==> flow/design.v <==
module HandwashSensor(
    input clk,
    input reset,
    input acceptLeftHandDistance,
    input [15:0] leftHandDistance,
    input acceptLeftHandGain,
    input [7:0] leftHandGain,
    input acceptRightHandDistance,
    input [15:0] rightHandDistance,
    input acceptRightHandGain,
    input [7:0] rightHandGain,
    output waterOn
);
reg [15:0] leftHandDistanceHeld;
 always@(posedge clk)  begin
     if(reset)
         leftHandDistanceHeld <= 0;
     else if(acceptLeftHandDistance)
         leftHandDistanceHeld <= leftHandDistance;
     else
         leftHandDistanceHeld <= leftHandDistanceHeld;
 end
reg [7:0] leftHandGainHeld;
 always@(posedge clk)  begin
     if(reset)
         leftHandGainHeld <= 0;
     else if(acceptLeftHandGain)
         leftHandGainHeld <= leftHandGain;
     else
         leftHandGainHeld <= leftHandGainHeld;
 end
reg [15:0] rightHandDistanceHeld;
 always@(posedge clk)  begin
     if(reset)
         rightHandDistanceHeld <= 0;
     else if(acceptRightHandDistance)
         rightHandDistanceHeld <= rightHandDistance;
     else
         rightHandDistanceHeld <= rightHandDistanceHeld;
 end
reg [7:0] rightHandGainHeld;
 always@(posedge clk)  begin
     if(reset)
         rightHandGainHeld <= 0;
     else if(acceptRightHandGain)
         rightHandGainHeld <= rightHandGain;
     else
         rightHandGainHeld <= rightHandGainHeld;
 end
wire [15:0] leftHand;
 wire [23:0] leftHandDistanceHeld_Mult_leftHandGainHeld;
 DSP48_AxB dsp_leftHandDistanceHeld_Mult_leftHandGainHeld(
     .CLK(clk),
     .A({ {9{1'b0}}, leftHandDistanceHeld}),
     .B({ {10{1'b0}}, leftHandGainHeld}),
     .P(leftHandDistanceHeld_Mult_leftHandGainHeld)
 );
 reg [16:0] leftHandDistanceHeld_Mult_leftHandGainHeld_ShiftR_7;
 always@(posedge clk) begin
     if(reset)
         leftHandDistanceHeld_Mult_leftHandGainHeld_ShiftR_7 <= 0;
     else
         leftHandDistanceHeld_Mult_leftHandGainHeld_ShiftR_7 <= leftHandDistanceHeld_Mult_leftHandGainHeld >> 7;
 end
 assign leftHand = leftHandDistanceHeld_Mult_leftHandGainHeld_ShiftR_7;
wire [15:0] rightHand;
 wire [23:0] rightHandDistanceHeld_Mult_rightHandGainHeld;
 DSP48_AxB dsp_rightHandDistanceHeld_Mult_rightHandGainHeld(
     .CLK(clk),
     .A({ {9{1'b0}}, rightHandDistanceHeld}),
     .B({ {10{1'b0}}, rightHandGainHeld}),
     .P(rightHandDistanceHeld_Mult_rightHandGainHeld)
 );
 reg [16:0] rightHandDistanceHeld_Mult_rightHandGainHeld_ShiftR_7;
 always@(posedge clk) begin
     if(reset)
         rightHandDistanceHeld_Mult_rightHandGainHeld_ShiftR_7 <= 0;
     else
         rightHandDistanceHeld_Mult_rightHandGainHeld_ShiftR_7 <= rightHandDistanceHeld_Mult_rightHandGainHeld >> 7;
 end
 assign rightHand = rightHandDistanceHeld_Mult_rightHandGainHeld_ShiftR_7;
parameter threshold = 1500;
assign waterOn = leftHand != 0 && rightHand != 0 && (leftHand < threshold || rightHand < threshold);
endmodule
module DSP48_AxB
   (CLK,
    A,
    B,
    P);
  input CLK;
  input [24:0]A;
  input [17:0]B;
  output [42:0]P;
assign P = A*B;
endmodule
clock: 5.46 ns
lec_check: 0
cap_margin: 35
cell_pad_in_sites_detail_placement: 2
core_aspect_ratio: 1.68
core_margin: 2
core_utilization: 35
cts_cluster_size: 88
gpl_routability_driven: 1
gpl_timing_driven: 1
max_routing_layer: met5
place_density_lb_addon: 0.08
slew_margin: 20
tns_end_percent: 20
run.sh (not shown) runs the stock make flow with config.mk's settings and CLKGATE_MAP_FILE=.
The baseline finished with timing, DRC and antenna clean.
Next try:
Settings changed: CELL_PAD_IN_SITES_DETAIL_PLACEMENT 2 to unset, CORE_ASPECT_RATIO 1.68 to 0.76, CORE_UTILIZATION 35 to 58, CTS_CLUSTER_SIZE 88 to 78, SETUP_SLACK_MARGIN set to -0.35, SLEW_MARGIN 20 to 30.
Clock period 5.46 ns to 4.51 ns, I/O delays scaled along.
After rerunning: The changed run produced a layout that fails on setup timing; die area falls by well over a third; power is higher by about a fifth; setup slack got worse by 0.51 ns; first-iteration DRC count climbs by well over a third; clock skew shrinks by 0.0088 ns; utilization went up by 30 points; synthesized cell count is unchanged.
Next try:
Settings changed: CORE_ASPECT_RATIO 0.76 to 1.03, CORE_UTILIZATION 58 to 72, CTS_CLUSTER_DIAMETER set to 47, PLACE_DENSITY set to 0.66, PLACE_DENSITY_LB_ADDON 0.08 to unset, SETUP_SLACK_MARGIN -0.35 to 0.6, TNS_END_PERCENT 20 to 80.
Result: The new run produced a layout that fails on setup timing; flip-flop count is unchanged; global-route usage rises by 9.6 points; final cell count falls by a few percent; wire length goes up by well over a third; maximum frequency fell slightly; worst hold slack is worse by 0.040 ns; count of clock-buffer cells in the layout drops by 1; non-clock buffer count came out lower by 6; clock power grows by about a fifth; register-to-register slack degrades by 0.04 ns; worst setup slack is worse by 0.039 ns.
Next try:
Settings changed: CORE_ASPECT_RATIO 1.03 to 0.76, SETUP_SLACK_MARGIN 0.6 to -0.35, TNS_END_PERCENT 80 to 20.
What happened:
- The new run completed, yet does not pass: setup timing
- count of clock-buffer cells in the layout grows by 2
- clock skew barely changes
- worst setup slack is better by 0.021 ns
- first-iteration DRC count shrinks by 37%
- cell area shrinks by 6.9%
- via count shrinks by 12%
- flip-flop count stays the same
- synthesized area does not change

---

Starts from the design.v that is shown in full above.
export LEC_CHECK = 0
export CAP_MARGIN = 20
export CORE_MARGIN = 2
export CORE_UTILIZATION = 72
export CTS_CLUSTER_DIAMETER = 376
export CTS_CLUSTER_SIZE = 100
export PLACE_DENSITY = 0.43
export SLEW_MARGIN = 20
create_clock -name core_clock -period 6.03 [get_ports {clk}]
The first run produced a clean layout.
Edit:
--- a/flow/config.mk
+++ b/flow/config.mk
@@ -9,6 +9,6 @@
 export CORE_MARGIN = 2
 export CORE_UTILIZATION = 72
-export CTS_CLUSTER_DIAMETER = 376
-export CTS_CLUSTER_SIZE = 100
-export PLACE_DENSITY = 0.43
+export CTS_CLUSTER_DIAMETER = 98
+export CTS_CLUSTER_SIZE = 20
+export PLACE_DENSITY = 0.66
 export SLEW_MARGIN = 20
==> flow/constraint.sdc (replaced) <==
create_clock -name core_clock -period 4.4 [get_ports {clk}]
set_input_delay 0.8800 -clock core_clock [delete_from_list [all_inputs] [get_ports {clk}]]
set_output_delay 0.8800 -clock core_clock [all_outputs]
set_load 0.01 [all_outputs]
With this change the flow completed, yet does not pass: capacitance limit, slew limit, setup timing.
Die size does not change.
Synthesized cell count is unchanged.
Total power came out higher by well over a third.
Cell area came out higher by about a fifth.
Final cell count came out higher by roughly a tenth.
Hold slack got worse by 32 ps.
Routed wire length came out higher by well over a third.
Global-route usage came out higher by 13 points.
Clock skew came out higher by 8.2 ps.
Edit:
--- a/flow/config.mk
+++ b/flow/config.mk
@@ -8,7 +8,4 @@
 export CAP_MARGIN = 20
 export CORE_MARGIN = 2
-export CORE_UTILIZATION = 72
-export CTS_CLUSTER_DIAMETER = 98
-export CTS_CLUSTER_SIZE = 20
-export PLACE_DENSITY = 0.66
+export CORE_UTILIZATION = 48
 export SLEW_MARGIN = 20
==> flow/constraint.sdc (replaced) <==
create_clock -name core_clock -period 5.18 [get_ports {clk}]
set_input_delay 1.0360 -clock core_clock [delete_from_list [all_inputs] [get_ports {clk}]]
set_output_delay 1.0360 -clock core_clock [all_outputs]
set_load 0.01 [all_outputs]
What happened: With this change the flow completed without violations; count of clock-buffer cells in the layout does not change; critical path depth climbs by 2; via count drops by a quarter to a third; setup slack gains 810 ps; cell area drops by roughly a tenth.

---

JK:
RTL: the design.v shown in full above, as it stands there.
export LEC_CHECK = 0
export ABC_AREA = 1
export CAP_MARGIN = 35
export CORE_ASPECT_RATIO = 1.81
export CORE_MARGIN = 2
export CORE_UTILIZATION = 57
export CTS_CLUSTER_DIAMETER = 106
export CTS_CLUSTER_SIZE = 78
export GPL_ROUTABILITY_DRIVEN = 0
export GPL_TIMING_DRIVEN = 1
export MAX_ROUTING_LAYER = met5
export PLACE_DENSITY_LB_ADDON = 0.08
export SETUP_SLACK_MARGIN = -0.04
export SLEW_MARGIN = 0
export TNS_END_PERCENT = 20
create_clock -name core_clock -period 5.46 [get_ports {clk}]
JK: no failed stages, no open violations at the end
> inputs changed (JK -> MS)
- CTS_CLUSTER_DIAMETER: 106 -> 361
- ABC_AREA: 1 -> unset
- CORE_UTILIZATION: 57 -> 55
- SETUP_SLACK_MARGIN: -0.04 -> -0.35
- CORE_ASPECT_RATIO: 1.81 -> 0.5
Notes after the runs:
- MS: number of core rows is 33 lower than what JK reported.
- Maximum frequency in MS vs JK: down 17 MHz
- Looking at ratio of routed vias to standard cells, MS sits above JK.
- NOTE: multiplexer area fraction after synthesis in MS exceeds that of JK
- Sort JK and MS by required time of the critical path desc -> top: JK
- MS vs JK on clock network power consumption: MS is the higher one.
- Route | MS vs JK | wire shorter in MS

---

== run 1 ==
RTL: the design.v shown in full above, as it stands there.
Settings: LEC_CHECK=0, CAP_MARGIN=20, CORE_MARGIN=2, CORE_UTILIZATION=65, SLEW_MARGIN=20; clock period 5.41 ns.
Relative to run 1, the following input files were edited for run 2:
- swapping 65 for 59 in CORE_UTILIZATION
- putting CORE_ASPECT_RATIO at 0.5 where nothing was set
- swapping 5.41 for 7.0 in the clock period (ns, I/O delays scaled along)
==> results <==
Run 2: no failed stages, no open violations at the end
Run 1 → run 2: fraction of area in non-clock buffers now smaller; final setup slack of the worst path now larger; fraction of the cycle the final worst path needs now smaller.
Post-layout instance area: run 1 vs run 2, no meaningful difference
Run 1 -> run 2: logic share of the area flat
Comparing run 1 against run 2, there is no change at all in count of multi-input combinational gates.
Total power (run 2 over run 1): decrease, about 22%
Comparing run 2 and run 1, the lower post-placement cell count was measured on run 1.
NOTE: switching fraction of total power in run 2 falls short of that of run 1
I/O pin total: run 2 vs run 1 identical
The inputs of run 3 differ from those of run 2 as listed below.
- changing CORE_ASPECT_RATIO from 0.5 to 1.85
- setting MIN_ROUTING_LAYER to met2 for the first time
- setting PLACE_DENSITY to 0.53 for the first time
- setting SETUP_SLACK_MARGIN to 1.5 for the first time
- changing CORE_UTILIZATION from 59 to 40
- setting GPL_ROUTABILITY_DRIVEN to 0 for the first time
- changing CAP_MARGIN from 20 to 40
- setting HOLD_SLACK_MARGIN to 0.29 for the first time
- changing CORE_MARGIN from 2 to 10
Results
Compared with run 2, run 3 ends up with a larger final cell area.
Between run 2 and run 3, final hold slack decreased.
Looking at the reports, run 3 completed the entire flow and the layout it produced met the timing, DRC and antenna checks.
On clock power: between run 2 and run 3, it ends up higher for run 2.
In the reports for run 2 and run 3, the larger number of instances in the placed design belongs to run 3.
Compared with run 2, run 3 supports a lower clock frequency.
Via count came out higher on run 3 than on run 2.
Relative to run 2, total power consumption of the routed design decreased by 0.051 mW in run 3.
Sequential share of layout area delta (run 3 -> run 2): insignificant
Input-level comparison between run 4 and run 3:
- TNS_END_PERCENT newly set to 15
- CORE_MARGIN changed from 10 to 8
- SETUP_SLACK_MARGIN removed (was 1.5)
- HOLD_SLACK_MARGIN removed (was 0.29)
- CORE_ASPECT_RATIO changed from 1.85 to 0.5
- CAP_MARGIN changed from 40 to 20
- MIN_ROUTING_LAYER removed (was met2)
- PLACE_DENSITY removed (was 0.53)
- GPL_ROUTABILITY_DRIVEN removed (was 0)
- CORE_UTILIZATION changed from 40 to 67
### Flow results
- Run 4 ended up with fewer standard cells than run 3.
- Relative to run 3, hold slack has increased by 0.012 ns in run 4.
- Run 4 vs. run 3: proportion of power drawn by the clock network now sits higher, wire length now sits lower, final instance area now sits lower, die outline height now sits lower.
- Cell total after placement, run 3 and run 4, higher one = run 3.
- Run 4: core utilization of the finished layout higher than run 3
Changes in run 5 relative to run 4:
- changing CORE_UTILIZATION from 67 to 40
- setting GPL_ROUTABILITY_DRIVEN to 0 for the first time
- setting PLACE_DENSITY to 0.53 for the first time
- setting SETUP_SLACK_MARGIN to 1.5 for the first time
- changing CORE_MARGIN from 8 to 10
- changing CAP_MARGIN from 20 to 40
- setting HOLD_SLACK_MARGIN to 0.29 for the first time
- removing TNS_END_PERCENT (formerly 15)
- removing CORE_ASPECT_RATIO (formerly 0.5)
--- outcome ---
Run 5 reached the final stage; the timing, DRC and antenna checks on its layout passed.
Iteration tally of the first detailed-router pass for run 5 is lower than for run 4.
Summary: hold slack, run 5 worse than run 4
Max power of the combinational group across run 4 and run 5: run 4
Modified inputs, run 6 compared to run 5
- setting MAX_ROUTING_LAYER to met4 for the first time
- setting CORE_ASPECT_RATIO to 1.55 for the first time
- setting CTS_CLUSTER_DIAMETER to 183 for the first time
- setting MIN_ROUTING_LAYER to met1 for the first time
- changing CORE_UTILIZATION from 40 to 41
- changing SLEW_MARGIN from 20 to 35
- setting ABC_AREA to 1 for the first time
- setting GPL_TIMING_DRIVEN to 1 for the first time
Notes after the runs:
- Having completed the whole flow, run 6 delivered a layout that passed the timing, DRC and antenna checks.
- Diff run 5 and run 6: non-clock buffer count higher in run 5
- Run 6 vs run 5 — number of nets at floorplan rose about 30%.
- The die area of run 6 is higher than that of run 5.
Power and IR drop assume default switching activity.
